File: design/flow/design.v
`timescale 1ns / 1ps
module lcd_controller(
    input clk,
    input rst,
    input en,
    input cmd,
    input [7:0] data,
    output reg [7:4] DB,
    output reg LCD_E,
    output reg LCD_RS,
    output LCD_RW,
    output reg busy
    );
	assign LCD_RW = 0;
  wire buffer_write;
  reg buffer_read;
  reg [7:0] buffer_data;
  reg buffer_cmd;
  wire buffer_full;
  wire buffer_empty;
  reg [8:0] memory [0:31];
  reg [4:0] head, tail;
  always @ (negedge clk, posedge rst)
    if (rst)
      tail <= 0;
    else
      if (buffer_write)
        tail <= tail + 1;
  always @ (posedge clk)
    if (buffer_write)
      memory[tail - 5'd1] <= {cmd, data};
  always @ (negedge clk, posedge rst)
    if (rst)
      head <= 0;
    else
      if (buffer_read)
        head <= head + 1;
  always @ (posedge clk, posedge rst)
    if (rst)
      {buffer_cmd, buffer_data} <= 0;
    else
      if (buffer_read)
        {buffer_cmd, buffer_data} <= memory[head - 5'd1];
  reg [6:0] count;
  always @ (posedge clk, posedge rst)
    if (rst)
      count <= 0;
    else
      case ({buffer_write, buffer_read})
        2'b10: count <= count + 1;
        2'b01: count <= count - 1;
      endcase
  assign buffer_empty = (count == 0) ? 1'b1 : 0;
  assign buffer_full = (count == 7'd31) ? 1'b1 : 0;
  reg [24:0] init_seq_count;
  reg [3:0] init_seq_state;
	reg mode_state;
	parameter INIT_MODE = 1'b0;
	parameter NORMAL_MODE = 1'b1;
  reg [7:0] data_init;
  parameter IDLE = 4'd0;
  parameter FIFTEENMS = 4'd1;
  parameter ONE = 4'd2;
  parameter TWO = 4'd3;
  parameter THREE = 4'd4;
  parameter FOUR = 4'd5;
  parameter FIVE = 4'd6;
  parameter SIX = 4'd7;
  parameter SEVEN = 4'd8;
  parameter EIGHT = 4'd9;
  parameter DONE_POWER_INIT = 4'd10;
  always @ (posedge clk, posedge rst)
    if (rst)
      init_seq_state <= IDLE;
    else
      case (init_seq_state)
        IDLE: init_seq_state <= FIFTEENMS;
        FIFTEENMS:
          if (init_seq_count == (25'd750000 - 25'd1)) init_seq_state <= ONE;
          else init_seq_state <= FIFTEENMS;
        ONE:
          if (init_seq_count == (25'd12 - 25'd1)) init_seq_state <= TWO;
          else init_seq_state <= ONE;
        TWO:
          if (init_seq_count == (25'd205000 - 25'd1)) init_seq_state <= THREE;
          else init_seq_state <= TWO;
        THREE:
          if (init_seq_count == (25'd12 - 25'd1)) init_seq_state <= FOUR;
          else init_seq_state <= THREE;
        FOUR:
          if (init_seq_count == (25'd5000 - 25'd1)) init_seq_state <= FIVE;
          else init_seq_state <= FOUR;
        FIVE:
          if (init_seq_count == (25'd12 - 25'd1)) init_seq_state <= SIX;
          else init_seq_state <= FIVE;
        SIX:
          if (init_seq_count == (25'd2000 - 25'd1)) init_seq_state <= SEVEN;
          else init_seq_state <= SIX;
        SEVEN:
          if (init_seq_count == (25'd12 - 25'd1)) init_seq_state <= EIGHT;
          else init_seq_state <= SEVEN;
        EIGHT:
          if (init_seq_count == (25'd2000 - 25'd1)) init_seq_state <= DONE_POWER_INIT;
          else init_seq_state <= EIGHT;
        default: init_seq_state <= DONE_POWER_INIT;
      endcase
  always @ (posedge clk, posedge rst)
    if (rst)
      init_seq_count <= 0;
    else
      case (init_seq_state)
        FIFTEENMS:
          if (init_seq_count == (25'd750000 - 25'd1)) init_seq_count <= 0;
          else init_seq_count <= init_seq_count + 1;
        ONE, THREE, FIVE, SEVEN:
          if (init_seq_count == (25'd12 - 25'd1)) init_seq_count <= 0;
          else init_seq_count <= init_seq_count + 1;
        TWO:
          if (init_seq_count == (25'd205000 - 25'd1)) init_seq_count <= 0;
          else init_seq_count <= init_seq_count + 1;
        FOUR:
          if (init_seq_count == (25'd5000 - 25'd1)) init_seq_count <= 0;
          else init_seq_count <= init_seq_count + 1;
        SIX, EIGHT:
          if (init_seq_count == (25'd2000 - 25'd1)) init_seq_count <= 0;
          else init_seq_count <= init_seq_count + 1;
      endcase
  reg [3:0] timing_seq_state;
  reg [16:0] timing_count;
  parameter INIT_TIMING = 4'd0;
  parameter HIGH_SETUP = 4'd1;
  parameter HIGH_HOLD = 4'd2;
  parameter ONEUS = 4'd3;
  parameter LOW_SETUP = 4'd4;
  parameter LOW_HOLD = 4'd5;
  parameter FORTYUS = 4'd6;
  parameter CLEAR_HOME_PAUSE = 4'd7;
  parameter DONE_WRITE = 4'd8;
  parameter CLEAR_CMD = 8'h01;
  parameter HOME_CMD = 7'h01;
	reg tx_init;
  always @ (posedge clk, posedge rst)
    if (rst)
      timing_seq_state <= 0;
    else
      case (timing_seq_state)
        INIT_TIMING:
          if (tx_init) timing_seq_state <= HIGH_SETUP;
          else timing_seq_state <= INIT_TIMING;
        HIGH_SETUP:
          if (timing_count == 17'd2 - 17'd1) timing_seq_state <= HIGH_HOLD;
          else timing_seq_state <= HIGH_SETUP;
        HIGH_HOLD:
          if (timing_count == 17'd12 - 17'd1) timing_seq_state <= ONEUS;
          else timing_seq_state <= HIGH_HOLD;
        ONEUS:
          if (timing_count == 17'd50 - 17'd1) timing_seq_state <= LOW_SETUP;
          else timing_seq_state <= ONEUS;
        LOW_SETUP:
          if (timing_count == 17'd2 - 17'd1) timing_seq_state <= LOW_HOLD;
          else timing_seq_state <= LOW_SETUP;
        LOW_HOLD:
          if (timing_count == 17'd12 - 17'd1) timing_seq_state <= FORTYUS;
          else timing_seq_state <= LOW_HOLD;
        FORTYUS:
          if (timing_count == 17'd2000 - 17'd1)
            case (mode_state)
              INIT_MODE:
                if ( (data_init == CLEAR_CMD) || (data_init[7:1] == HOME_CMD) )
                  timing_seq_state <= CLEAR_HOME_PAUSE;
                else
                  timing_seq_state <= DONE_WRITE;
              NORMAL_MODE:
                if ( (buffer_data == CLEAR_CMD ) || (buffer_data[7:1] == HOME_CMD) )
                  timing_seq_state <= CLEAR_HOME_PAUSE;
                else
                  timing_seq_state <= DONE_WRITE;
              default: timing_seq_state <= DONE_WRITE;
            endcase
          else
            timing_seq_state <= FORTYUS;
        CLEAR_HOME_PAUSE:
          if (timing_count == 17'd82000 - 17'd1) timing_seq_state <= DONE_WRITE;
          else timing_seq_state <= CLEAR_HOME_PAUSE;
        DONE_WRITE: timing_seq_state <= INIT_TIMING;
      endcase
  always @ (posedge clk, posedge rst)
    if (rst)
      timing_count <= 0;
    else
      case (timing_seq_state)
        HIGH_SETUP, LOW_SETUP:
          if (timing_count == 17'd2 - 17'd1) timing_count <= 0;
          else timing_count <= timing_count + 1;
        HIGH_HOLD, LOW_HOLD:
          if (timing_count == 17'd12 - 17'd1) timing_count <= 0;
          else timing_count <= timing_count + 1;
        ONEUS:
          if (timing_count == 17'd50 - 17'd1) timing_count <= 0;
          else timing_count <= timing_count + 1;
        FORTYUS:
          if (timing_count == 17'd2000 - 17'd1) timing_count <= 0;
          else timing_count <= timing_count + 1;
        CLEAR_HOME_PAUSE:
          if (timing_count == 17'd82000 - 17'd1) timing_count <= 0;
          else timing_count <= timing_count + 1;
      endcase
  reg [5:0] init_mode_state;
  reg [25:0] main_counter;
  parameter INIT = 6'd0;
  parameter FUNCTION_SET = 6'd1;
  parameter ENTRY_SET = 6'd2;
  parameter SET_DISPLAY = 6'd3;
  parameter CLEAR_DISPLAY = 6'd4;
  parameter SET_ADDR = 6'd5;
  parameter CHAR_L = 6'd6;
  parameter CHAR_C = 6'd7;
  parameter CHAR_D1 = 6'd8;
  parameter CHAR_SPACE = 6'd9;
  parameter CHAR_R = 6'd10;
  parameter CHAR_E = 6'd11;
  parameter CHAR_A = 6'd12;
  parameter CHAR_D2 = 6'd13;
  parameter CHAR_Y = 6'd14;
  parameter ONESEC = 6'd15;
  parameter CLEAR_LCD_READY = 6'd16;
  parameter DONE_INIT_MODE = 6'd17;
  parameter TIMEONESEC = 26'd500000;
  always @ (posedge clk, posedge rst)
    if (rst)
      init_mode_state <= 0;
    else
      case (init_mode_state)
        INIT:
          if (init_seq_state == DONE_POWER_INIT) init_mode_state <= FUNCTION_SET;
          else init_mode_state <= INIT;
        FUNCTION_SET:
          if (timing_seq_state == DONE_WRITE) init_mode_state <= ENTRY_SET;
          else init_mode_state <= FUNCTION_SET;
        ENTRY_SET:
          if (timing_seq_state == DONE_WRITE) init_mode_state <= SET_DISPLAY;
          else init_mode_state <= ENTRY_SET;
        SET_DISPLAY:
          if (timing_seq_state == DONE_WRITE) init_mode_state <= CLEAR_DISPLAY;
          else init_mode_state <= SET_DISPLAY;
        CLEAR_DISPLAY:
          if (timing_seq_state == DONE_WRITE) init_mode_state <= SET_ADDR;
          else init_mode_state <= CLEAR_DISPLAY;
        SET_ADDR:
          if (timing_seq_state == DONE_WRITE) init_mode_state <= CHAR_L;
          else init_mode_state <= SET_ADDR;
        CHAR_L:
          if (timing_seq_state == DONE_WRITE) init_mode_state <= CHAR_C;
          else init_mode_state <= CHAR_L;
        CHAR_C:
          if (timing_seq_state == DONE_WRITE) init_mode_state <= CHAR_D1;
          else init_mode_state <= CHAR_C;
        CHAR_D1:
          if (timing_seq_state == DONE_WRITE) init_mode_state <= CHAR_SPACE;
          else init_mode_state <= CHAR_D1;
        CHAR_SPACE:
          if (timing_seq_state == DONE_WRITE) init_mode_state <= CHAR_R;
          else init_mode_state <= CHAR_SPACE;
        CHAR_R:
          if (timing_seq_state == DONE_WRITE) init_mode_state <= CHAR_E;
          else init_mode_state <= CHAR_R;
        CHAR_E:
          if (timing_seq_state == DONE_WRITE) init_mode_state <= CHAR_A;
          else init_mode_state <= CHAR_E;
        CHAR_A:
          if (timing_seq_state == DONE_WRITE) init_mode_state <= CHAR_D2;
          else init_mode_state <= CHAR_A;
        CHAR_D2:
          if (timing_seq_state == DONE_WRITE) init_mode_state <= CHAR_Y;
          else init_mode_state <= CHAR_D2;
        CHAR_Y:
          if (timing_seq_state == DONE_WRITE) init_mode_state <= ONESEC;
          else init_mode_state <= CHAR_Y;
        ONESEC:
          if (main_counter == TIMEONESEC - 26'd1) init_mode_state <= CLEAR_LCD_READY;
          else init_mode_state <= ONESEC;
        CLEAR_LCD_READY:
          if (timing_seq_state == DONE_WRITE) init_mode_state <= DONE_INIT_MODE;
          else init_mode_state <= CLEAR_LCD_READY;
        default:
          init_mode_state <= DONE_INIT_MODE;
      endcase
  always @ (posedge clk, posedge rst)
    if (rst)
      main_counter <= 0;
    else
      case (init_mode_state)
        ONESEC:
          if (main_counter == TIMEONESEC - 26'd1) main_counter <= 0;
          else main_counter <= main_counter + 1;
        default: main_counter <= 0;
      endcase
	always @ (posedge clk, posedge rst)
		if (rst)
			mode_state <= 0;
		else
			case (mode_state)
				INIT_MODE:
					if (init_mode_state == DONE_INIT_MODE) mode_state <= NORMAL_MODE;
					else mode_state <= INIT_MODE;
				default: mode_state <= NORMAL_MODE;
			endcase
	reg normal_mode_state;
  parameter NORMAL_MODE_IDLE = 1'd0;
  parameter WRITE_DATA = 1'd1;
  always @ (posedge clk, posedge rst)
    if (rst)
      normal_mode_state <= 0;
    else
      case (normal_mode_state)
        NORMAL_MODE_IDLE:
          if (!buffer_empty)
            normal_mode_state <= WRITE_DATA;
          else
            normal_mode_state <= NORMAL_MODE_IDLE;
        WRITE_DATA:
          if (timing_seq_state == DONE_WRITE) normal_mode_state <= NORMAL_MODE_IDLE;
          else normal_mode_state <= WRITE_DATA;
        default: normal_mode_state <= NORMAL_MODE_IDLE;
      endcase
  always @ (*) begin
  	case (mode_state)
  		INIT_MODE:
        case (init_mode_state)
          FUNCTION_SET, ENTRY_SET, SET_DISPLAY, CLEAR_DISPLAY, SET_ADDR,
          CHAR_L, CHAR_C, CHAR_D1, CHAR_SPACE, CHAR_R, CHAR_E, CHAR_A, CHAR_D2,
          CHAR_Y, CLEAR_LCD_READY:
            tx_init <= 1'b1;
          default:
            tx_init <= 0;
        endcase
  		NORMAL_MODE:
  			case (normal_mode_state)
          WRITE_DATA:
  					tx_init <= 1'b1;
  				default:
  					tx_init <= 0;
  			endcase
  	endcase
  end
  always @ (*)
		case (mode_state)
			INIT_MODE:
				case (init_mode_state)
				  CHAR_L, CHAR_C, CHAR_D1, CHAR_SPACE, CHAR_R, CHAR_E, CHAR_A,
				  CHAR_D2, CHAR_Y:
            LCD_RS <= 1'b1;
				  default:
            LCD_RS <= 0;
				endcase
			NORMAL_MODE:
				case (normal_mode_state)
          WRITE_DATA:
            LCD_RS <= ~buffer_cmd;
					default:
            LCD_RS <= 0;
				endcase
		endcase
  always @ (*)
		case (init_mode_state)
		  FUNCTION_SET: data_init <= 8'h28;
		  ENTRY_SET: data_init <= 8'h06;
		  SET_DISPLAY: data_init <= 8'h0D;
		  CLEAR_DISPLAY, CLEAR_LCD_READY: data_init <= 8'h01;
		  SET_ADDR: data_init <= 8'h80;
		  CHAR_L: data_init <= 8'h4C;
		  CHAR_C: data_init <= 8'h43;
		  CHAR_D1: data_init <= 8'h44;
		  CHAR_SPACE: data_init <= 8'h20;
		  CHAR_R: data_init <= 8'h72;
		  CHAR_E: data_init <= 8'h65;
		  CHAR_A: data_init <= 8'h61;
		  CHAR_D2: data_init <= 8'h64;
		  CHAR_Y: data_init <= 8'h79;
		  default: data_init <= 0;
		endcase
  always @ (*)
		case (mode_state)
			INIT_MODE:
				case (init_mode_state)
				  INIT:
            case (init_seq_state)
              ONE, THREE, FIVE:
                DB <= 4'h3;
              SEVEN:
                DB <= 4'h2;
              default: DB <= 0;
            endcase
				  default:
            case (timing_seq_state)
              HIGH_SETUP, HIGH_HOLD: DB <= data_init[7:4];
              LOW_SETUP, LOW_HOLD: DB <= data_init[3:0];
              default: DB <= 0;
            endcase
				endcase
			NORMAL_MODE:
        case (normal_mode_state)
          WRITE_DATA:
            case (timing_seq_state)
              HIGH_SETUP, HIGH_HOLD: DB <= buffer_data[7:4];
              LOW_SETUP, LOW_HOLD: DB <= buffer_data[3:0];
              default: DB <= 0;
            endcase
          default: DB <= 0;
        endcase
		endcase
  always @ (*)
		case (mode_state)
			INIT_MODE:
				case (init_mode_state)
				  INIT:
            case (init_seq_state)
              ONE, THREE, FIVE, SEVEN:
                LCD_E <= 1'b1;
              default: LCD_E <= 0;
            endcase
				  default:
            case (timing_seq_state)
              HIGH_SETUP, LOW_SETUP: LCD_E <= 0;
              HIGH_HOLD, LOW_HOLD: LCD_E <= 1'b1;
              default: LCD_E <= 0;
            endcase
				endcase
			NORMAL_MODE:
				case (timing_seq_state)
					HIGH_SETUP, LOW_SETUP: LCD_E <= 0;
					HIGH_HOLD, LOW_HOLD: LCD_E <= 1'b1;
					default: LCD_E <= 0;
				 endcase
		endcase
  always @ (*)
		case (mode_state)
			INIT_MODE:
				case (init_mode_state)
				  DONE_INIT_MODE: busy <= 1'b0;
				  default: busy <= 1'b1;
				endcase
			NORMAL_MODE:
        if (buffer_full) busy <= 1'b1;
        else busy <= 1'b0;
		endcase
  assign buffer_write = ((en) && (!buffer_full)) ? 1'b1 : 0;
  always @ (posedge clk, posedge rst)
    if (rst)
      buffer_read <= 0;
    else
      case (mode_state)
        NORMAL_MODE:
          case (normal_mode_state)
            NORMAL_MODE_IDLE:
              if (!buffer_empty) buffer_read <= 1'b1;
              else buffer_read <= 0;
            default: buffer_read <= 0;
          endcase
        default:
          buffer_read <= 0;
      endcase
endmodule
`timescale 1ns / 1ps
module snaptest(
  input clk,
  input rst,
  input busy,
  input PS2_CLK,
  input PS2_DATA,
  output reg en,
  output reg cmd,
  output reg [7:0] data,
  output reg [7:0] LED
  );
  reg ps2cf;
  reg ps2df;
  wire en_sr_clk_filter;
  wire en_sr_data_filter;
  wire [7:0] ps2_clk_filter;
  wire [7:0] ps2_data_filter;
  shift_register_8bit S1 (
    .clk(clk),
    .rst(rst),
    .en(en_sr_clk_filter),
    .din(PS2_CLK),
    .sr(ps2_clk_filter)
    );
  shift_register_8bit S2 (
    .clk(clk),
    .rst(rst),
    .en(en_sr_data_filter),
    .din(PS2_DATA),
    .sr(ps2_data_filter)
    );
  assign en_sr_clk_filter = 1'b1;
  always @ (posedge clk, posedge rst)
    if (rst)
      ps2cf <= 1'b1;   
    else
      if (ps2_clk_filter == 8'hff) ps2cf <= 1'b1;
      else if (ps2_clk_filter == 8'h00) ps2cf <= 0;
  assign en_sr_data_filter = 1'b1;
  always @ (posedge clk, posedge rst)
    if (rst)
      ps2df <= 1'b1;   
    else
      if (ps2_data_filter == 8'hff) ps2df <= 1'b1;
      else if (ps2_data_filter == 8'h00) ps2df <= 0;
  wire en_sr_keyval1;
  wire en_sr_keyval2;
  wire en_sr_keyval3;
  wire [10:0] sr_val1;
  wire [10:0] sr_val2;
  wire [10:0] sr_val3;
  reg [7:0] keyval1;
  reg [7:0] keyval2;
  reg [7:0] keyval3;
  shift_register_11bit SE1 (
    .clk(clk),
    .rst(rst),
    .en(en_sr_keyval1),
    .din(ps2df),
    .sr(sr_val1)
    );
  shift_register_11bit SE2 (
    .clk(clk),
    .rst(rst),
    .en(en_sr_keyval2),
    .din(ps2df),
    .sr(sr_val2)
    );
  shift_register_11bit SE3 (
    .clk(clk),
    .rst(rst),
    .en(en_sr_keyval3),
    .din(ps2df),
    .sr(sr_val3)
    );
  reg [4:0] state;
  reg [3:0] bit_count;
  parameter IDLE = 5'd0;
  parameter WTCLKLO1 = 5'd1;
  parameter SHIFT1_IN = 5'd2;
  parameter WTCLKHI1 = 5'd3;
  parameter GETKEY1 = 5'd4;
  parameter WTCLKLO2 = 5'd5;
  parameter SHIFT2_IN = 5'd6;
  parameter WTCLKHI2 = 5'd7;
  parameter GETKEY2 = 5'd8;
  parameter BREAKEY = 5'd9;
  parameter WTCLKLO3 = 5'd10;
  parameter SHIFT3_IN = 5'd11;
  parameter WTCLKHI3 = 5'd12;
  parameter GETKEY3 = 5'd13;
  parameter SENDDATA = 5'd14;
  parameter SENDASCII = 5'd15;
  parameter SENDBACKSPACE = 5'd16;
  parameter SENDARROWKEY = 5'd17;
  parameter SENDCAPSLOCK = 5'd18;
  always @ (posedge clk, posedge rst) begin
    if (rst) begin
      state <= 0;
    end
    else begin
      case (state)
        IDLE:
          if (ps2df) state <= IDLE;
          else state <= WTCLKLO1;
        WTCLKLO1:
          case (ps2cf)
            1'b0: state <= SHIFT1_IN;
            1'b1:
              if (bit_count == 11) state <= GETKEY1;
              else state <= WTCLKLO1;
          endcase
        SHIFT1_IN: state <= WTCLKHI1;
        WTCLKHI1:
          if (ps2cf) state <= WTCLKLO1;
          else state <= WTCLKHI1;
        GETKEY1: state <= WTCLKLO2;
		    WTCLKLO2:
          case (ps2cf)
            1'b0: state <= SHIFT2_IN;
            1'b1:
              if (bit_count == 11) state <= GETKEY2;
              else state <= WTCLKLO2;
          endcase
        SHIFT2_IN: state <= WTCLKHI2;
        WTCLKHI2:
          if (ps2cf) state <= WTCLKLO2;
          else state <= WTCLKHI2;
        GETKEY2: state <= BREAKEY;
        BREAKEY:
          if (keyval2 == 8'hF0)
            state <= WTCLKLO3;
          else if (keyval1 == 8'hE0)
            state <= WTCLKLO1;
          else if ((keyval1 == 8'hF0) && ((keyval2 == 8'h12) || (keyval2 == 8'h59)))  
            state <= IDLE;
          else
            state <= WTCLKLO2;
        WTCLKLO3:
          case (ps2cf)
            1'b0: state <= SHIFT3_IN;
            1'b1:
              if (bit_count == 11) state <= GETKEY3;
              else state <= WTCLKLO3;
          endcase
        SHIFT3_IN: state <= WTCLKHI3;
        WTCLKHI3:
          if (ps2cf) state <= WTCLKLO3;
          else state <= WTCLKHI3;
        GETKEY3: state <= SENDDATA;
		    SENDDATA:
    			case (keyval3)
    				8'h66: state <= SENDBACKSPACE;
    				8'h75, 8'h6B, 8'h72, 8'h74: state <= SENDARROWKEY;
            8'h12, 8'h59: state <= IDLE;  
            8'h58: state <= SENDCAPSLOCK;
    				default: state <= SENDASCII;
    			endcase
        SENDASCII:
          if (keyval1 == 8'h12)
            state <= WTCLKLO2;
          else
            state <= IDLE;
		    SENDARROWKEY, SENDBACKSPACE, SENDCAPSLOCK: state <= IDLE;
		endcase
    end
  end
  always @ (posedge clk, posedge rst) begin
    if (rst) begin
      bit_count <= 0;
    end
    else begin
      case (state)
        WTCLKHI1, WTCLKHI2, WTCLKHI3:
          if (ps2cf) bit_count <= bit_count + 1;
        GETKEY1, GETKEY2, GETKEY3:
          bit_count <= 0;
        default:
          bit_count <= bit_count;
      endcase
    end
  end
  assign en_sr_keyval1 = (state == SHIFT1_IN) ? 1'b1 : 0;
  assign en_sr_keyval2 = (state == SHIFT2_IN) ? 1'b1 : 0;
  assign en_sr_keyval3 = (state == SHIFT3_IN) ? 1'b1 : 0;
  always @ (posedge clk, posedge rst) begin
    if (rst)
      keyval1 <= 0;
    else
      if (state == GETKEY1)
        keyval1 <= sr_val1[9:1];
  end
  always @ (posedge clk, posedge rst) begin
    if (rst)
      keyval2 <= 0;
    else
      if (state == GETKEY2)
        keyval2 <= sr_val2[9:1];
  end
  always @ (posedge clk, posedge rst) begin
    if (rst)
      keyval3 <= 0;
    else
      if (state == GETKEY3)
        keyval3 <= sr_val3[9:1];
  end
	reg data_ready;
	always @ (*)
		if (state == SENDDATA)
			data_ready <= 1'b1;
		else
			data_ready <= 0;
	reg [7:0] ascii;
	reg ascii_read;
	reg backspace_read;
	reg arrowkey_read;
  reg shiftkey_read;
  reg capslock_read;
  always @ (*)
    if (state == SENDCAPSLOCK)
      capslock_read <= 1'b1;
    else
      capslock_read <= 0;
  always @ (*)
    if ((state == SENDASCII) && ((keyval1 == 8'h12) || (keyval1 == 8'h59)))
      shiftkey_read <= 1'b1;
    else
      shiftkey_read <= 0;
  always @ (*)
    if (state == SENDASCII)
      ascii_read <= 1'b1;
    else
      ascii_read <= 0;
  always @ (*)
    if (state == SENDBACKSPACE)
      backspace_read <= 1'b1;
    else
      backspace_read <= 0;
  always @ (*)
    if (state == SENDARROWKEY)
      arrowkey_read <= 1'b1;
    else
      arrowkey_read <= 0;
  parameter caps_small_base = 8'h61;
	parameter caps_large_base = 8'h41;
	reg [7:0] caps_base;
	always @ (posedge clk, posedge rst)
    if (rst)
      caps_base <= caps_small_base;
    else
      if (capslock_read)
        case (caps_base)
          caps_small_base:
            if (keyval3 == 8'h58) caps_base <= caps_large_base;
            else caps_base <= caps_small_base;
          caps_large_base:
            if (keyval3 == 8'h58) caps_base <= caps_small_base;
            else caps_base <= caps_large_base;
        endcase
	always @ (posedge clk, posedge rst) begin
		if (rst) begin
			ascii <= 0;
		end
		else begin
			if (state == SENDASCII) begin
				case (keyval3)
					8'h1C:
            if (shiftkey_read)
              case (caps_base)
                caps_small_base: ascii <= (caps_large_base + 0);
                caps_large_base: ascii <= (caps_small_base + 0);
              endcase
            else
              ascii <= (caps_base + 0);	 
					8'h32:
            if (shiftkey_read)
              case (caps_base)
                caps_small_base: ascii <= (caps_large_base + 1);
                caps_large_base: ascii <= (caps_small_base + 1);
              endcase
            else
              ascii <= (caps_base + 1);	 
					8'h21:
            if (shiftkey_read)
              case (caps_base)
                caps_small_base: ascii <= (caps_large_base + 2);
                caps_large_base: ascii <= (caps_small_base + 2);
              endcase
            else
              ascii <= (caps_base + 2);	 
					8'h23:
            if (shiftkey_read)
              case (caps_base)
                caps_small_base: ascii <= (caps_large_base + 3);
                caps_large_base: ascii <= (caps_small_base + 3);
              endcase
            else
              ascii <= (caps_base + 3);	 
					8'h24:
            if (shiftkey_read)
              case (caps_base)
                caps_small_base: ascii <= (caps_large_base + 4);
                caps_large_base: ascii <= (caps_small_base + 4);
              endcase
            else
              ascii <= (caps_base + 4);	 
					8'h2B:
            if (shiftkey_read)
              case (caps_base)
                caps_small_base: ascii <= (caps_large_base + 5);
                caps_large_base: ascii <= (caps_small_base + 5);
              endcase
            else
              ascii <= (caps_base + 5);	 
					8'h34:
            if (shiftkey_read)
              case (caps_base)
                caps_small_base: ascii <= (caps_large_base + 6);
                caps_large_base: ascii <= (caps_small_base + 6);
              endcase
            else
              ascii <= (caps_base + 6);	 
					8'h33:
            if (shiftkey_read)
              case (caps_base)
                caps_small_base: ascii <= (caps_large_base + 7);
                caps_large_base: ascii <= (caps_small_base + 7);
              endcase
            else
              ascii <= (caps_base + 7);	 
					8'h43:
            if (shiftkey_read)
              case (caps_base)
                caps_small_base: ascii <= (caps_large_base + 8);
                caps_large_base: ascii <= (caps_small_base + 8);
              endcase
            else
              ascii <= (caps_base + 8);	 
					8'h3B:
            if (shiftkey_read)
              case (caps_base)
                caps_small_base: ascii <= (caps_large_base + 9);
                caps_large_base: ascii <= (caps_small_base + 9);
              endcase
            else
              ascii <= (caps_base + 9);	 
					8'h42:
            if (shiftkey_read)
              case (caps_base)
                caps_small_base: ascii <= (caps_large_base + 10);
                caps_large_base: ascii <= (caps_small_base + 10);
              endcase
            else
              ascii <= (caps_base + 10);	 
					8'h4B:
            if (shiftkey_read)
              case (caps_base)
                caps_small_base: ascii <= (caps_large_base + 11);
                caps_large_base: ascii <= (caps_small_base + 11);
              endcase
            else
              ascii <= (caps_base + 11);	 
					8'h3A:
            if (shiftkey_read)
              case (caps_base)
                caps_small_base: ascii <= (caps_large_base + 12);
                caps_large_base: ascii <= (caps_small_base + 12);
              endcase
            else
              ascii <= (caps_base + 12);	 
					8'h31:
            if (shiftkey_read)
              case (caps_base)
                caps_small_base: ascii <= (caps_large_base + 13);
                caps_large_base: ascii <= (caps_small_base + 13);
              endcase
            else
              ascii <= (caps_base + 13);	 
					8'h44:
            if (shiftkey_read)
              case (caps_base)
                caps_small_base: ascii <= (caps_large_base + 14);
                caps_large_base: ascii <= (caps_small_base + 14);
              endcase
            else
              ascii <= (caps_base + 14);	 
					8'h4D:
            if (shiftkey_read)
              case (caps_base)
                caps_small_base: ascii <= (caps_large_base + 15);
                caps_large_base: ascii <= (caps_small_base + 15);
              endcase
            else
              ascii <= (caps_base + 15);	 
					8'h15:
            if (shiftkey_read)
              case (caps_base)
                caps_small_base: ascii <= (caps_large_base + 16);
                caps_large_base: ascii <= (caps_small_base + 16);
              endcase
            else
              ascii <= (caps_base + 16);	 
					8'h2D:
            if (shiftkey_read)
              case (caps_base)
                caps_small_base: ascii <= (caps_large_base + 17);
                caps_large_base: ascii <= (caps_small_base + 17);
              endcase
            else
              ascii <= (caps_base + 17);	 
					8'h1B:
            if (shiftkey_read)
              case (caps_base)
                caps_small_base: ascii <= (caps_large_base + 18);
                caps_large_base: ascii <= (caps_small_base + 18);
              endcase
            else
              ascii <= (caps_base + 18);	 
					8'h2C:
            if (shiftkey_read)
              case (caps_base)
                caps_small_base: ascii <= (caps_large_base + 19);
                caps_large_base: ascii <= (caps_small_base + 19);
              endcase
            else
              ascii <= (caps_base + 19);	 
					8'h3C:
            if (shiftkey_read)
              case (caps_base)
                caps_small_base: ascii <= (caps_large_base + 20);
                caps_large_base: ascii <= (caps_small_base + 20);
              endcase
            else
              ascii <= (caps_base + 20);	 
					8'h2A:
            if (shiftkey_read)
              case (caps_base)
                caps_small_base: ascii <= (caps_large_base + 21);
                caps_large_base: ascii <= (caps_small_base + 21);
              endcase
            else
              ascii <= (caps_base + 21);	 
					8'h1D:
            if (shiftkey_read)
              case (caps_base)
                caps_small_base: ascii <= (caps_large_base + 22);
                caps_large_base: ascii <= (caps_small_base + 22);
              endcase
            else
              ascii <= (caps_base + 22);	 
					8'h22:
            if (shiftkey_read)
              case (caps_base)
                caps_small_base: ascii <= (caps_large_base + 23);
                caps_large_base: ascii <= (caps_small_base + 23);
              endcase
            else
              ascii <= (caps_base + 23);	 
					8'h35:
            if (shiftkey_read)
              case (caps_base)
                caps_small_base: ascii <= (caps_large_base + 24);
                caps_large_base: ascii <= (caps_small_base + 24);
              endcase
            else
              ascii <= (caps_base + 24);	 
					8'h1A:
            if (shiftkey_read)
              case (caps_base)
                caps_small_base: ascii <= (caps_large_base + 25);
                caps_large_base: ascii <= (caps_small_base + 25);
              endcase
            else
              ascii <= (caps_base + 25);	 
					8'h45, 8'h70: ascii <= 8'h30;	 
					8'h16, 8'h69: ascii <= 8'h31;	 
					8'h1E, 8'h72: ascii <= 8'h32;	 
					8'h26, 8'h7A: ascii <= 8'h33;	 
					8'h25, 8'h6B: ascii <= 8'h34;	 
					8'h2E, 8'h73: ascii <= 8'h35;	 
					8'h36, 8'h74: ascii <= 8'h36;	 
					8'h3D, 8'h6C: ascii <= 8'h37;	 
					8'h3E, 8'h75: ascii <= 8'h38;	 
					8'h46, 8'h7D: ascii <= 8'h39;	 
					8'h29: ascii <= 8'h20;
					default: ascii <= 8'h41;
				endcase
			end
		end
	end
	assign caps_lock_make_code = (keyval3 == 8'h58) ? 1'b1 : 0;
  parameter S_IDLE = 5'd0;
  parameter S_2 = 5'd2;
  parameter S_ASCII = 5'd3;
  parameter S_WRASCII1 = 5'd4;
  parameter S_WRASCII2 = 5'd5;
  parameter S_WRASCII3 = 5'd6;
  parameter S_CNT16 = 5'd7;
  parameter S_CNT32 = 5'd8;
  parameter S_BACKSPACE = 5'd9;
  parameter S_MOVEADDRLOWRIGHTA = 5'd10;
  parameter S_MOVEADDRLOWRIGHTB = 5'd11;
  parameter S_MOVEADDRLEFTA = 5'd12;
  parameter S_WRSPACE = 5'd13;
  parameter S_MOVEADDRLEFTB = 5'd14;
  parameter S_ARROWKEY = 5'd15;
  parameter S_MOVEADDRARWUP = 5'd16;
  parameter S_MOVEADDRARWDOWN = 5'd17;
  parameter S_MOVEADDRARWLEFT = 5'd18;
  parameter S_MOVEADDRARWRIGHT = 5'd19;
  reg [4:0] data_controller_state;
  reg [5:0] char_count;
  always @ (posedge clk, posedge rst)
    if (rst)
      data_controller_state <= S_IDLE;
    else
      case(data_controller_state)
        S_IDLE:
    			if (!caps_lock_make_code)
            if (char_count == 6'd32)
              data_controller_state <= S_CNT32;
            else
      				case ({busy, data_ready})
      					2'b10: data_controller_state <= S_IDLE;
      					2'b01: data_controller_state <= S_2;
      					default: data_controller_state <= S_IDLE;
      				endcase
    			else
    				data_controller_state <= S_IDLE;
        S_2:
    			if (backspace_read)
    				data_controller_state <= S_BACKSPACE;
    			else if (ascii_read)
    				data_controller_state <= S_ASCII;
    			else if (arrowkey_read)
    				data_controller_state <= S_ARROWKEY;
        S_ASCII:
          if (char_count == 6'd16)
            data_controller_state <= S_CNT16;
          else
            data_controller_state <= S_WRASCII1;
  		  S_WRASCII1: data_controller_state <= S_WRASCII2;
  		  S_WRASCII2:
    			if (!busy)
    				data_controller_state <= S_WRASCII3;
    			else
    				data_controller_state <= S_WRASCII2;
  		  S_WRASCII3: data_controller_state <= S_IDLE;
  		  S_CNT16: data_controller_state <= S_WRASCII1;
  		  S_CNT32: data_controller_state <= S_IDLE;
  		  S_BACKSPACE:
    			if (char_count == 0)
    				data_controller_state <= S_MOVEADDRLOWRIGHTA;
    			else
    				data_controller_state <= S_MOVEADDRLEFTA;
  		  S_MOVEADDRLEFTA: data_controller_state <= S_WRSPACE;
  		  S_MOVEADDRLOWRIGHTA: data_controller_state <= S_WRSPACE;
  		  S_WRSPACE:
    			if (char_count == 0)
    				data_controller_state <= S_MOVEADDRLOWRIGHTB;
    			else
    				data_controller_state <= S_MOVEADDRLEFTB;
  		  S_MOVEADDRLEFTB: data_controller_state <= S_IDLE;
  		  S_MOVEADDRLOWRIGHTB: data_controller_state <= S_IDLE;
  		  S_ARROWKEY:
          case (keyval3)
            8'h75: data_controller_state <= S_MOVEADDRARWUP;
            8'h72: data_controller_state <= S_MOVEADDRARWDOWN;
            8'h6B: data_controller_state <= S_MOVEADDRARWLEFT;
            8'h74: data_controller_state <= S_MOVEADDRARWRIGHT;
          endcase
        S_MOVEADDRARWUP: data_controller_state <= S_IDLE;
        S_MOVEADDRARWDOWN: data_controller_state <= S_IDLE;
        S_MOVEADDRARWLEFT: data_controller_state <= S_IDLE;
        S_MOVEADDRARWRIGHT: data_controller_state <= S_IDLE;
		endcase
  reg [5:0] char_count_sub;
  reg line_bit;
	always @ (*)
    if (char_count <= 6'd16)
      line_bit <= 0;
    else
      line_bit <= 1'b1;
	always @ (*)
    if (char_count <= 6'd16)
      char_count_sub <= 6'd1;
    else
      char_count_sub <= 6'd17;
  always @ (posedge clk, posedge rst)
    if (rst)
      {cmd,data} <= 0;
    else
  		case (data_controller_state)
  			S_WRASCII3: {cmd,data} <= {1'b0, ascii};
  			S_CNT16: {cmd,data} <= {1'b1, 8'hC0};
  			S_CNT32: {cmd,data} <= {1'b1, 8'h80};
  			S_MOVEADDRLEFTA,
        S_MOVEADDRLEFTB:
          {cmd, data} <= {1'b1, 1'b1, line_bit, char_count[5:0] - char_count_sub};
  			S_WRSPACE: {cmd, data} <= {1'b0, 8'h20};
  			S_MOVEADDRLOWRIGHTA, S_MOVEADDRLOWRIGHTB:
  				{cmd, data} <= {1'b1, 8'hCF};
        S_MOVEADDRARWUP, S_MOVEADDRARWDOWN:
          if (line_bit)
            {cmd, data} <= {1'b1, 1'b1, ~line_bit, char_count[5:0] - char_count_sub + 6'd1};
          else
            {cmd, data} <= {1'b1, 1'b1, ~line_bit, char_count[5:0]};
        S_MOVEADDRARWLEFT:
          if (char_count == 6'd16)
            {cmd, data} <= {1'b1, 8'h8F};
          else if (char_count == 6'd0)
            {cmd, data} <= {1'b1, 8'hCF};
          else
            {cmd, data} <= {1'b1, 1'b1, line_bit, char_count[5:0] - char_count_sub};
        S_MOVEADDRARWRIGHT:
          if (char_count == 6'd15)
            {cmd, data} <= {1'b1, 8'hC0};
          else if (char_count == 6'd31)
            {cmd, data} <= {1'b1, 8'h80};
          else
            {cmd, data} <= {1'b1, 1'b1, line_bit, char_count[5:0] - char_count_sub + 6'd2};
  		endcase
  always @ (posedge clk)
    if (rst)
      en <= 0;
    else
  		case (data_controller_state)
  			S_WRASCII3,
        S_CNT16,
        S_CNT32,
        S_MOVEADDRLEFTA,
        S_MOVEADDRLEFTB,
  			S_WRSPACE,
        S_MOVEADDRLOWRIGHTA,
        S_MOVEADDRLOWRIGHTB,
        S_MOVEADDRARWUP,
        S_MOVEADDRARWDOWN,
        S_MOVEADDRARWLEFT,
        S_MOVEADDRARWRIGHT:
  				en <= 1'b1;
  			default:
  				en <= 0;
		  endcase
	always @ (posedge clk, posedge rst) begin
		if (rst)
			char_count <= 0;
		else
			case (data_controller_state)
				S_WRASCII3: char_count <= char_count + 1;
				S_CNT32: char_count <= 0;
				S_MOVEADDRLEFTB: char_count <= char_count - 1;
        S_MOVEADDRLOWRIGHTB: char_count <= 6'd31;
        S_MOVEADDRARWUP,
        S_MOVEADDRARWDOWN:
          if (char_count > 16)
            char_count <= char_count - 6'd16;
          else
            char_count <= char_count + 6'd16;
        S_MOVEADDRARWLEFT:
          if (char_count == 6'd0)
            char_count <= 6'd31;
          else
            char_count <= char_count - 1;
        S_MOVEADDRARWRIGHT:
          if (char_count == 6'd31)
            char_count <= 0;
          else
            char_count <= char_count + 1;
			endcase
	end
	always @ (posedge clk, posedge rst) begin
    if (rst)
      LED <= 0;
    else
		  LED <= keyval1;
  end
endmodule
module shift_register_11bit(
  input clk,
  input rst,
  input en,
  input din,
  output reg [10:0] sr
  );
  always @ (posedge clk, posedge rst)
    if (rst)
      sr <= 0;
    else
      if (en)
        sr <= {din, sr[10:1]};
endmodule
module shift_register_8bit(
  input clk,
  input rst,
  input en,
  input din,
  output reg [7:0] sr
  );
  always @ (posedge clk, posedge rst)
    if (rst)
      sr <= 8'hff;
    else
      if (en)
        sr <= {din, sr[7:1]};
endmodule
`timescale 1ns / 1ps
module lcd_top(
  input clk,
  input rst,
  input PS2_CLK,
  input PS2_DATA,
  output [7:4] DB,
  output LCD_E,
  output LCD_RS,
  output LCD_RW,
  output [7:0] LED
  );
  wire busy;
  wire cmd;
  wire en;
  wire [7:0] data;
  snaptest LD1 (
    .clk(clk),
    .rst(rst),
    .busy(busy),
	 .PS2_CLK(PS2_CLK),
	 .PS2_DATA(PS2_DATA),
    .cmd(cmd),
    .en(en),
    .data(data),
	 .LED(LED)
    );
  lcd_controller LC1 (
    .clk(clk),
    .rst(rst),
    .en(en),
    .cmd(cmd),
    .data(data),
    .DB(DB),
    .LCD_E(LCD_E),
    .LCD_RS(LCD_RS),
    .LCD_RW(LCD_RW),
    .busy(busy)
    );
endmodule
File: design/flow/run.sh
#!/bin/bash
# the make line also repeats each setting of config.mk as NAME=value (left out here)
make -C /OpenROAD-flow-scripts/flow DESIGN_CONFIG=/design/flow/config.mk WORK_HOME=/design/flow/orfs CLKGATE_MAP_FILE= finish
File: design/flow/config.mk
export PLATFORM = sky130hd
export DESIGN_NAME = lcd_top
export DESIGN_NICKNAME = lcd_top
export VERILOG_FILES = /design/flow/design.v
export SDC_FILE = /design/flow/constraint.sdc
export NUM_CORES = 4
export LEC_CHECK = 0
export ABC_AREA = 1
export CAP_MARGIN = 20
export CORE_MARGIN = 2
export CORE_UTILIZATION = 72
export CTS_CLUSTER_DIAMETER = 72
export CTS_CLUSTER_SIZE = 15
export GPL_TIMING_DRIVEN = 1
export PLACE_DENSITY_LB_ADDON = 0.01
export SETUP_SLACK_MARGIN = 1.93
export SLEW_MARGIN = 20
File: design/flow/constraint.sdc
create_clock -name core_clock -period 8.19 [get_ports {clk}]
set_input_delay 1.6380 -clock core_clock [delete_from_list [all_inputs] [get_ports {clk}]]
set_output_delay 1.6380 -clock core_clock [all_outputs]
set_load 0.01 [all_outputs]
==> reports/summary.log, run 1 <==
[logic_synthesis] yosys simple share 22.7%
[power_and_ir_drop] fraction of power spent switching nets 22.7%
[power_and_ir_drop] reported combinational group power 135 uW
[grt] first-pass GRT wire length 121000 um
[logic_synthesis] total cells reported by yosys after synthesis 2900
[die] I/O pin total 19
[status] outcome no timing/DRC/antenna violations
[die] Die Ht 196 um
[die] number of rows in the core area 70
[die] Initial Util 72.8%
[setup_path] biggest cell delay along the critical path 470 ps
[final_timing] fin worst setup slack 804 ps
[layout] Total Nets Final 3023
[grt] GR Util All Layers 40.8%
[placement] gp weighted congestion 0.975
[setup_path] endpoint of the worst-slack reg-to-reg timing path LC1.buffer_data[1]$_DFFE_PP0P_
[final_timing] Final Skew 44.3 ps
[clocking] Max Buffers Root-to-Sink 3
[logic_synthesis] commonest cells in the synthesized netlist sky130_fd_sc_hd__nand2_1 (539), sky130_fd_sc_hd__nor2_1 (438), sky130_fd_sc_hd__edfxtp_1 (288)
[logic_synthesis] predominant post-synthesis flop cell sky130_fd_sc_hd__edfxtp_1
[clocking] Skew-Pair Late Insertion Delay 610 ps
[logic_synthesis] cell area after technology mapping 26500 sq um
[logic_synthesis] Synth Seq Share 56.6%
[clocking] H-tree levels 2
[logic_synthesis] Top cell area share 32.6%
[setup_path] critical path buffer and inverter count 3
[power_and_ir_drop] group with the largest share of power registers
[setup_path] cell family contributing the most delay on the critical path simple AND/OR/NAND/NOR gates
[die] core region area 36400 sq um
[grt] overflow left after global routing 0
[flow_run] reported max-cap violation count 0
[final_timing] pins over their slew limit 0
[detailed_routing] final routed wire length divided by cell count 24.8 um
[layout] Layout area overhead 13.6%
[setup_path] timing startpoint of the critical path LC1.head[0]$_DFFE_NP0P_
[setup_path] cell occurring most often along the worst timing path sky130_fd_sc_hd__nand3_1
[power_and_ir_drop] pwr dens 170 nW/um^2
[detailed_routing] count of unresolved DRC violations after routing 0
[final_timing] setup repair after global routing missed its margin true
[setup_path] depth of the worst register-to-register path 10
[power_and_ir_drop] Seq. pwr 2.90 mW
[setup_path] chain of cells forming the critical path bufinv_16 -> ha_4 -> xor2_4 -> buf_12 -> buf_4 -> o211ai_1 -> nand3_1 -> nand3_1 -> nand3_1 -> o21ai_1
[logic_synthesis] Synth logic family simple AND/OR/NAND/NOR gates
[clocking] clock sink total 542
[setup_path] RR Startpoint LC1.head[0]$_DFFE_NP0P_
[power_and_ir_drop] combinational group share of total power 2.6%
[logic_synthesis] adder-cell share of the synthesized area 1.73%
[logic_synthesis] post-synth area from yosys stat 26500 sq um
[power_and_ir_drop] share of power burned in the clock network 40.7%
[logic_synthesis] Synth async-reset ratio 46.7%
[logic_synthesis] leading post-synthesis cells by cell area sky130_fd_sc_hd__edfxtp_1 (33%), sky130_fd_sc_hd__dfrtp_1 (21%), sky130_fd_sc_hd__nand2_1 (7.6%)
[setup_path] stages on the worst setup path 10
[logic_synthesis] EDFF count, synth 288
[detailed_routing] WL final 86500 um
[detailed_routing] Vias per Instance 6.87
[die] die extent in x 196 um
[logic_synthesis] cells after synthesis 2900
[logic_synthesis] Yosys warning total 5
[logic_synthesis] Synth Area in Compound Gates 11.0%
[grt] number of global-route vias before repair 22646
[logic_synthesis] tally of unique sky130hd cells used after synthesis 64
[setup_path] Critical Path Fanout Max 15
[power_and_ir_drop] Max rail drop VDD 0.000171 V
[setup_path] crit end category flip-flop
[worst_hold_path] Worst Hold Path Cells 0
[setup_path] reg-to-reg slack, setup 800 ps
[logic_synthesis] flip-flop and latch count after synthesis 542
[setup_path] timing endpoint of the critical path LC1.buffer_data[1]$_DFFE_PP0P_
[placement] setup slack after placement 1210 ps
[power_and_ir_drop] Switch Pwr 1.16 mW
[clocking] CTS root buffer sky130_fd_sc_hd__clkbuf_16
[setup_path] Setup crit start kind flip-flop
[power_and_ir_drop] Leak Pwr 11.4 nW
[grt] pin count of the biggest net entering global routing 98
[worst_hold_path] Worst Hold Endpoint LD1.S1.sr[1]$_DFF_PP1_
[setup_path] crit path DRT 8510 ps
[logic_synthesis] per-instance average area after synthesis 9.15 sq um
[clocking] clock tree from TritonCTS done
[logic_synthesis] library cell occupying the most area in the post-synthesis netlist sky130_fd_sc_hd__edfxtp_1
[detailed_routing] iteration-0 DRC count of the detailed router 3701
[final_timing] number of setup violations in the final report 0
[die] die area 38400 sq um
[placement] HPWL after detailed placement 45000 um
[clocking] hold buffers post-CTS 0
[worst_hold_path] Worst Min Path Start LD1.S1.sr[2]$_DFF_PP1_
[logic_synthesis] most popular library cell in the synthesized design by count sky130_fd_sc_hd__nand2_1
[detailed_routing] First-pass DRT Iterations 9
[power_and_ir_drop] power in the clock group 2.09 mW
[final_timing] slew at the pin closest to its max-slew limit 959 ps
[grt] number of antenna violations at the first check in global routing 10
[layout] share of the core filled with cells 82.7%
[setup_path] arrival time of data at the critical path endpoint 7700 ps
[final_timing] headroom to the max-slew limit 36.1%
[power_and_ir_drop] sequential share of power 56.6%
[final_timing] final hold violation count 0
[clocking] number of buffers inserted during clock tree synthesis 43
[logic_synthesis] mux frac, synth 0.0377%
[detailed_routing] Antenna Violating Nets Remaining 0
[clocking] clock-pin slew reported for the worst setup and hold paths after clock tree synthesis 80 ps
[flow_run] tool warning count 46
[detailed_routing] vias after detailed routing 23950
[worst_hold_path] HP Class flip-flop to flip-flop
[placement] # port buffers 17
[setup_path] slowest cell on the critical path sky130_fd_sc_hd__dfrtn_1
[setup_path] Crit Path Category flip-flop to flip-flop
[power_and_ir_drop] cell-internal power 3.96 mW
[logic_synthesis] XOR/XNOR share of the synthesized area 2.14%
through the flow:
| step | setup TNS [ps] | power (mW) | cells | hold slack (ps) | cell area, sq um |
|---|---|---|---|---|---|
| 5_1_grt | 0 | 5.21 | 3485 | 370 | 30100 |
| 6_report | 0 | 5.12 | 3488 | 360 | 30100 |
| 3_5_place_dp | 0 | 3.07 | 3310 | 359 | 27000 |
| 4_1_cts | 0 | 5.04 | 3461 | 365 | 29700 |
| 3_3_place_gp | 0 | 3.07 | 3310 | 355 | 27000 |
| 2_1_floorplan | -7130 | 3.04 | 2901 | 354 | 26700 |
routing by layer:
layer	track usage, %	wire (um)	vias to the layer above
met5	0	73	-
met4	22.6	6910	12
met3	8.94	11900	667
met2	67.8	39600	2114
met1	50.0	28100	11053
li1	-	-	10104
what timing repair did:
action | 4_1_cts | 5_1_grt
endpoints found under the hold margin | 0 | 0
resized | 110 | 59
pin swaps | 40 | 31
setup buffers | 57 | 18
cloned | 15 | 6
endpoints found under the setup margin | 297 | 297
cell type report:
class	instances	area, sq um
Sequential cell	542	15000
Clock buffer	72	1210
Inverter	288	1130
Antenna cell	3	7.51
Tap cell	468	586
Fill cell	2031	6290
Clock inverter	7	90.1
Multi-Input combinational cell	1988	10600
Timing Repair Buffer	118	1450
Timing Repair inverter	2	17.5
==> inputs of run 2 (changes only) <==
CAP_MARGIN = 15   (was 20)
CTS_CLUSTER_DIAMETER = 271   (was 72)
CTS_CLUSTER_SIZE = default   (was 15)
PLACE_DENSITY_LB_ADDON = 0.03   (was 0.01)
SETUP_SLACK_MARGIN = 5.0   (was 1.93)
clock period = 8.15 ns   (was 8.19 ns; I/O delays follow)
==> reports/summary.log, run 2 <==
[logic_synthesis] tally of unique sky130hd cells used after synthesis 64
[die] number of rows in the core area 70
[logic_synthesis] cells after synthesis 2900
[logic_synthesis] Yosys warning total 5
[die] Die Ht 196 um
[status] Stop Error [ERROR GRT-0232] Routing congestion too high. Check the congestion heatmap in the GUI.
[clocking] hold buffers post-CTS 0
[die] die extent in x 196 um
[placement] setup slack after placement 1280 ps
[grt] overflow left after global routing 145
[die] die area 38400 sq um
[status] outcome stopped before the end
[logic_synthesis] Synth async-reset ratio 46.7%
[logic_synthesis] total cells reported by yosys after synthesis 2900
[grt] GR Util All Layers 82.0%
[die] Initial Util 72.8%
[logic_synthesis] flip-flop and latch count after synthesis 542
[clocking] clock sink total 542
[logic_synthesis] post-synth area from yosys stat 26500 sq um
[logic_synthesis] XOR/XNOR share of the synthesized area 2.14%
[logic_synthesis] leading post-synthesis cells by cell area sky130_fd_sc_hd__edfxtp_1 (33%), sky130_fd_sc_hd__dfrtp_1 (21%), sky130_fd_sc_hd__nand2_1 (7.6%)
[placement] HPWL after detailed placement 44700 um
[logic_synthesis] cell area after technology mapping 26500 sq um
[die] I/O pin total 19
[placement] Post-Place Cells 3308
[logic_synthesis] mux frac, synth 0.0377%
[logic_synthesis] adder-cell share of the synthesized area 1.73%
[logic_synthesis] Synth logic family simple AND/OR/NAND/NOR gates
[logic_synthesis] per-instance average area after synthesis 9.15 sq um
[logic_synthesis] library cell occupying the most area in the post-synthesis netlist sky130_fd_sc_hd__edfxtp_1
[clocking] number of buffers inserted during clock tree synthesis 54
[clocking] Max Buffers Root-to-Sink 3
[placement] gp weighted congestion 0.986
[logic_synthesis] most popular library cell in the synthesized design by count sky130_fd_sc_hd__nand2_1
[status] Last stage global routing
[logic_synthesis] Top cell area share 32.6%
[logic_synthesis] yosys simple share 22.7%
[clocking] CTS root buffer sky130_fd_sc_hd__clkbuf_16
[logic_synthesis] Synth Seq Share 56.6%
[placement] # port buffers 17
[clocking] H-tree levels 2
[die] core region area 36400 sq um
[placement] total cell area at the placement stage 27400 sq um
[logic_synthesis] EDFF count, synth 288
[logic_synthesis] predominant post-synthesis flop cell sky130_fd_sc_hd__edfxtp_1
[logic_synthesis] Synth Area in Compound Gates 11.0%
[logic_synthesis] commonest cells in the synthesized netlist sky130_fd_sc_hd__nand2_1 (539), sky130_fd_sc_hd__nor2_1 (438), sky130_fd_sc_hd__edfxtp_1 (288)
## run 2: per-layer routing
metal  GRT overflow  track usage, %
met1              6            82.2
met2             61            93.8
met3              1            72.6
met4             77            79.7
met5              0            47.0
## run 2: what timing repair did
action                                 in CTS
resized                                   215
endpoints found under the hold margin       0
setup endpoints to repair                 410
setup buffers                             146
gates cloned                               23
pin swaps                                  76
==> inputs of run 3 (changes only) <==
CAP_MARGIN = 20   (was 15)
CORE_UTILIZATION = 69   (was 72)
CTS_CLUSTER_DIAMETER = default   (was 271)
GPL_TIMING_DRIVEN = default   (was 1)
PLACE_DENSITY_LB_ADDON = default   (was 0.03)
SETUP_SLACK_MARGIN = default   (was 5.0)
clock period = 10.2 ns   (was 8.15 ns; I/O delays follow)
==> reports/summary.log, run 3 <==
[detailed_routing] vias after detailed routing 21599
[layout] share of the core filled with cells 76.3%
[clocking] setup bufs post-CTS 0
[setup_path] crit end category flip-flop
[power_and_ir_drop] total power of the final layout 4.40 mW
[setup_path] Setup crit start kind flip-flop
[power_and_ir_drop] group with the largest share of power registers
[logic_synthesis] tally of unique sky130hd cells used after synthesis 64
[logic_synthesis] post-synth area from yosys stat 26500 sq um
[setup_path] timing endpoint of the critical path LC1.buffer_data[1]$_DFFE_PP0P_
[setup_path] crit path DRT 10680 ps
[setup_path] Critical Path Fanout Max 67
[setup_path] timing startpoint of the critical path LC1.head[0]$_DFFE_NP0P_
[power_and_ir_drop] reported combinational group power 93.0 uW
[final_timing] number of setup violations in the final report 0
[logic_synthesis] EDFF count, synth 288
[logic_synthesis] cells after synthesis 2900
[final_timing] setup repair after global routing missed its margin false
[logic_synthesis] cell area after technology mapping 26500 sq um
[final_timing] pins over their slew limit 0
[worst_hold_path] HP Class flip-flop to flip-flop
[final_timing] slew at the pin closest to its max-slew limit 1160 ps
[layout] Finished Layout Cells 3450
[power_and_ir_drop] Seq. pwr 2.33 mW
[grt] number of antenna violations at the first check in global routing 0
[detailed_routing] count of unresolved DRC violations after routing 0
[placement] # port buffers 17
[detailed_routing] First-pass DRT Iterations 6
[grt] GR Util All Layers 33.6%
[setup_path] Crit Path Category flip-flop to flip-flop
[worst_hold_path] Worst Min Path Start LD1.S1.sr[3]$_DFF_PP1_
[clocking] Max Buffers Root-to-Sink 3
[final_timing] Final Skew 39.2 ps
[clocking] hold buffers post-CTS 0
[power_and_ir_drop] fraction of power spent switching nets 21.8%
[setup_path] cell occurring most often along the worst timing path sky130_fd_sc_hd__nand3_1
[logic_synthesis] Synth logic family simple AND/OR/NAND/NOR gates
[logic_synthesis] yosys simple share 22.7%
[logic_synthesis] commonest cells in the synthesized netlist sky130_fd_sc_hd__nand2_1 (539), sky130_fd_sc_hd__nor2_1 (438), sky130_fd_sc_hd__edfxtp_1 (288)
[logic_synthesis] Synth Area in Compound Gates 11.0%
[worst_hold_path] Worst Hold Endpoint LD1.S1.sr[2]$_DFF_PP1_
[setup_path] biggest cell delay along the critical path 880 ps
[die] die area 40000 sq um
[clocking] clock sink total 542
[detailed_routing] Vias per Instance 6.26
[final_timing] headroom to the max-slew limit 21.9%
[power_and_ir_drop] cell-internal power 3.44 mW
[clocking] H-tree levels 2
[setup_path] endpoint of the worst-slack reg-to-reg timing path LC1.buffer_data[1]$_DFFE_PP0P_
[placement] setup slack after placement 1890 ps
[clocking] Skew-Pair Late Insertion Delay 620 ps
[detailed_routing] final routed wire length divided by cell count 19.4 um
[grt] number of global-route vias before repair 21087
[logic_synthesis] total cells reported by yosys after synthesis 2900
[layout] Total Nets Final 2935
[setup_path] reg-to-reg slack, setup 1640 ps
[logic_synthesis] Synth Seq Share 56.6%
[logic_synthesis] predominant post-synthesis flop cell sky130_fd_sc_hd__edfxtp_1
[logic_synthesis] leading post-synthesis cells by cell area sky130_fd_sc_hd__edfxtp_1 (33%), sky130_fd_sc_hd__dfrtp_1 (21%), sky130_fd_sc_hd__nand2_1 (7.6%)
[detailed_routing] iteration-0 DRC count of the detailed router 2227
[setup_path] cell family contributing the most delay on the critical path buffers and inverters
[logic_synthesis] flip-flop and latch count after synthesis 542
[logic_synthesis] Synth async-reset ratio 46.7%
[die] Die Ht 200 um
[setup_path] arrival time of data at the critical path endpoint 9040 ps
[die] core region area 37800 sq um
[layout] Layout area overhead 8.53%
[clocking] CTS root buffer sky130_fd_sc_hd__clkbuf_16
[logic_synthesis] most popular library cell in the synthesized design by count sky130_fd_sc_hd__nand2_1
[grt] pin count of the biggest net entering global routing 107
[final_timing] Hold Slack 364 ps
[clocking] clock tree from TritonCTS done
[setup_path] stages on the worst setup path 9
[status] outcome no timing/DRC/antenna violations
[placement] gp weighted congestion 0.962
[setup_path] chain of cells forming the critical path inv_4 -> ha_2 -> clkinv_1 -> o21ai_0 -> o221ai_1 -> nand3_1 -> nand3_1 -> nand3_1 -> o21ai_1
[flow_run] reported max-cap violation count 0
[final_timing] final hold violation count 0
[power_and_ir_drop] Max rail drop VDD 0.000162 V
[detailed_routing] diode insertion count for antenna repair 0
[power_and_ir_drop] Leak Pwr 11.0 nW
[clocking] number of gates given a new drive strength after cts 0
[detailed_routing] Antenna Violating Nets Remaining 0
[clocking] clock-pin slew reported for the worst setup and hold paths after clock tree synthesis 70 ps
[power_and_ir_drop] sequential share of power 52.9%
[grt] overflow left after global routing 0
[logic_synthesis] library cell occupying the most area in the post-synthesis netlist sky130_fd_sc_hd__edfxtp_1
[clocking] number of buffers inserted during clock tree synthesis 53
[logic_synthesis] adder-cell share of the synthesized area 1.73%
[setup_path] RR Startpoint LC1.head[0]$_DFFE_NP0P_
[die] Initial Util 70.3%
[setup_path] depth of the worst register-to-register path 9
[die] I/O pin total 19
[placement] HPWL after detailed placement 43400 um
[worst_hold_path] Worst Hold Path Cells 0
[power_and_ir_drop] combinational group share of total power 2.1%
[logic_synthesis] Yosys warning total 5
[logic_synthesis] per-instance average area after synthesis 9.15 sq um
[logic_synthesis] XOR/XNOR share of the synthesized area 2.14%
[setup_path] slowest cell on the critical path sky130_fd_sc_hd__clkinv_1
[grt] first-pass GRT wire length 108000 um
[power_and_ir_drop] power in the clock group 1.98 mW
[power_and_ir_drop] share of power burned in the clock network 44.9%
[setup_path] critical path buffer and inverter count 2
[logic_synthesis] mux frac, synth 0.0377%
[detailed_routing] WL final 67100 um
[die] die extent in x 200 um
[flow_run] tool warning count 48
[final_timing] fin worst setup slack 1640 ps
[power_and_ir_drop] pwr dens 153 nW/um^2
[die] number of rows in the core area 71
[logic_synthesis] Top cell area share 32.6%
[placement] Post-Place Cells 3350
[power_and_ir_drop] Switch Pwr 961 uW
## run 3: per-layer routing
metal  vias up  share of wire [%]  track usage [%]
li1       9908                  -                -
met1     10301                 39             45.0
met2      1168                 48             55.6
met3       222                8.1             4.49
met4         0                4.1             14.7
met5         -                  0                0
## run 3: layout make-up
| type | count | area (sq um) |
|---|---|---|
| clock buffer | 66 | 1430 |
| clock inverter | 33 | 325 |
| fill | 2622 | 8950 |
| inverter | 288 | 1090 |
| multi-input combinational | 1977 | 9990 |
| sequential | 542 | 15000 |
| tap | 511 | 639 |
| timing repair buffer | 33 | 302 |
## run 3: through the flow
| step | TNS (ps) | instance area, sq um |
|---|---|---|
| after floorplan | -1100 | 26500 |
| after global placement | 0 | 27000 |
| after detailed placement | 0 | 27000 |
| after CTS | 0 | 28800 |
| after global routing | 0 | 28800 |
| final | 0 | 28800 |
==> inputs of run 4 (changes only) <==
ABC_AREA = default   (was 1)
CORE_UTILIZATION = 11   (was 69)
clock period = 25.0 ns   (was 10.2 ns; I/O delays follow)
==> reports/summary.log, run 4 <==
[setup_path] Setup crit start kind primary input
[setup_path] crit end category asynchronous set/reset pin
[setup_path] stages on the worst setup path 3
[status] outcome no timing/DRC/antenna violations
[setup_path] timing startpoint of the critical path rst
[setup_path] RR Startpoint LC1.head[0]$_DFFE_NP0P_
[final_timing] pins over their slew limit 0
[layout] area used by multi-input combinational logic 9470 sq um
[flow_run] reported max-cap violation count 0
[clocking] Skew-Pair Late Insertion Delay 620 ps
[layout] share of the core filled with cells 13.5%
[setup_path] crit path DRT 13310 ps
[power_and_ir_drop] reported combinational group power 27.7 uW
[logic_synthesis] adder-cell share of the synthesized area 1.83%
[detailed_routing] WL final 55400 um
[power_and_ir_drop] Switch Pwr 378 uW
[clocking] number of gates given a new drive strength after cts 0
[grt] GR Util All Layers 4.63%
[clocking] number of buffers inserted during clock tree synthesis 56
[setup_path] endpoint of the worst-slack reg-to-reg timing path LC1.buffer_data[7]$_DFFE_PP0P_
[power_and_ir_drop] Seq. pwr 950 uW
[detailed_routing] final routed wire length divided by cell count 11.1 um
[logic_synthesis] flip-flop and latch count after synthesis 542
[final_timing] final hold violation count 0
[setup_path] reg-to-reg slack, setup 8790 ps
[logic_synthesis] leading post-synthesis cells by cell area sky130_fd_sc_hd__edfxtp_1 (35%), sky130_fd_sc_hd__dfrtp_1 (22%), sky130_fd_sc_hd__mux4_2 (8.1%)
[power_and_ir_drop] pwr dens 58.7 nW/um^2
[detailed_routing] vias after detailed routing 15832
[grt] number of global-route vias before repair 15533
[detailed_routing] diode insertion count for antenna repair 0
[logic_synthesis] XOR/XNOR share of the synthesized area 3.01%
[setup_path] slowest cell on the critical path sky130_fd_sc_hd__clkdlybuf4s50_1
[detailed_routing] iteration-0 DRC count of the detailed router 1560
[die] Initial Util 11.0%
[logic_synthesis] Yosys warning total 5
[setup_path] cell family contributing the most delay on the critical path buffers and inverters
[logic_synthesis] Synth logic family simple AND/OR/NAND/NOR gates
[die] core region area 227000 sq um
[clocking] hold buffers post-CTS 0
[placement] HPWL after detailed placement 35200 um
[clocking] CTS root buffer sky130_fd_sc_hd__clkbuf_16
[power_and_ir_drop] combinational group share of total power 1.5%
[detailed_routing] count of unresolved DRC violations after routing 0
[layout] area taken by flip-flops and latches 15000 sq um
[logic_synthesis] most popular library cell in the synthesized design by count sky130_fd_sc_hd__edfxtp_1
[power_and_ir_drop] cell-internal power 1.41 mW
[die] number of rows in the core area 175
[worst_hold_path] HP Class flip-flop to flip-flop
[final_timing] number of setup violations in the final report 0
[power_and_ir_drop] Max rail drop VDD 0.0000469 V
[clocking] H-tree levels 2
[placement] gp weighted congestion 0.783
[logic_synthesis] Synth async-reset ratio 46.7%
[layout] Total Nets Final 1974
[logic_synthesis] Top cell area share 34.6%
[power_and_ir_drop] fraction of power spent switching nets 21.1%
[power_and_ir_drop] group with the largest share of power registers
[setup_path] arrival time of data at the critical path endpoint 6380 ps
[logic_synthesis] Synth Seq Share 60.1%
[power_and_ir_drop] share of power burned in the clock network 45.4%
[clocking] clock sink total 542
[power_and_ir_drop] power in the clock group 815 uW
[worst_hold_path] Worst Min Path Start LD1.S1.sr[4]$_DFF_PP1_
[grt] number of antenna violations at the first check in global routing 0
[logic_synthesis] mux frac, synth 11.0%
[clocking] setup bufs post-CTS 0
[placement] total cell area at the placement stage 28700 sq um
[final_timing] headroom to the max-slew limit 23.7%
[setup_path] Critical Path Fanout Max 90
[flow_run] tool warning count 44
[worst_hold_path] Worst Hold Path Cells 0
[logic_synthesis] total cells reported by yosys after synthesis 1941
[setup_path] chain of cells forming the critical path clkdlybuf4s50_1 -> inv_8 -> buf_16
[detailed_routing] First-pass DRT Iterations 6
[detailed_routing] Antenna Violating Nets Remaining 0
[final_timing] setup repair after global routing missed its margin false
[final_timing] TNS Setup 0 ps
[logic_synthesis] per-instance average area after synthesis 12.9 sq um
[clocking] clock-pin slew reported for the worst setup and hold paths after clock tree synthesis 60 ps
[layout] Layout area overhead 22.1%
[clocking] clock tree from TritonCTS done
[logic_synthesis] cells after synthesis 1941
[setup_path] Crit Path Category primary input to asynchronous set/reset pin
[final_timing] slew at the pin closest to its max-slew limit 1140 ps
[layout] # fillers 25247
[logic_synthesis] cell area after technology mapping 25000 sq um
[grt] first-pass GRT wire length 88600 um
[setup_path] timing endpoint of the critical path LC1.head[0]$_DFFE_NP0P_
[layout] final cell area excluding filler cells 30500 sq um
[clocking] Max Buffers Root-to-Sink 3
[worst_hold_path] Worst Hold Endpoint LD1.S1.sr[3]$_DFF_PP1_
[die] die extent in x 481 um
[die] die area 231000 sq um
[grt] pin count of the biggest net entering global routing 135
[logic_synthesis] library cell occupying the most area in the post-synthesis netlist sky130_fd_sc_hd__edfxtp_1
[die] I/O pin total 19
[setup_path] critical path buffer and inverter count 3
[setup_path] depth of the worst register-to-register path 6
[die] Die Ht 481 um
[power_and_ir_drop] Leak Pwr 9.39 nW
[power_and_ir_drop] sequential share of power 53.0%
[final_timing] Final Skew 50.8 ps
[detailed_routing] Vias per Instance 3.17
[logic_synthesis] commonest cells in the synthesized netlist sky130_fd_sc_hd__edfxtp_1 (288), sky130_fd_sc_hd__dfrtp_1 (221), sky130_fd_sc_hd__nor2_1 (171)
[logic_synthesis] yosys simple share 13.3%
[placement] # port buffers 17
[logic_synthesis] EDFF count, synth 288
[setup_path] biggest cell delay along the critical path 550 ps
[logic_synthesis] predominant post-synthesis flop cell sky130_fd_sc_hd__edfxtp_1
[grt] overflow left after global routing 0
[logic_synthesis] Synth Area in Compound Gates 8.44%
[logic_synthesis] post-synth area from yosys stat 25000 sq um
[logic_synthesis] tally of unique sky130hd cells used after synthesis 86
run 4: final cells by class:
| cell class | count | share of cell area [%] |
|---|---|---|
| inverters | 51 | 0.651 |
| flip-flops and latches | 542 | 49.2 |
| clock inverters | 23 | 0.623 |
| repair buffers | 29 | 0.930 |
| multi-input cells | 1254 | 31.0 |
| clock buffers | 82 | 5.24 |
| well taps | 3009 | 12.3 |
run 4: through the flow:
step	setup WS, ps	power (mW)	cells	hold slack [ps]
final	6920	1.79	4990	367
after global routing	6790	1.86	4990	370
after CTS	6720	1.82	4988	370
after detailed placement	6100	0.995	4883	361
after global placement	6110	0.995	4883	358
after floorplan	800	0.986	1942	352
run 4: per-layer routing:
layer | vias up | share of wire, % | wire (um) | track usage, %
met2 | 437 | 48 | 26500 | 7.66
met4 | 0 | 2.3 | 1270 | 1.20
li1 | 7313 | - | - | -
met1 | 7981 | 45 | 25000 | 6.23
met5 | - | 0 | 0 | 0
met3 | 101 | 4.8 | 2660 | 0.772
No activity file was given, so power comes from the tool's default toggle rates.
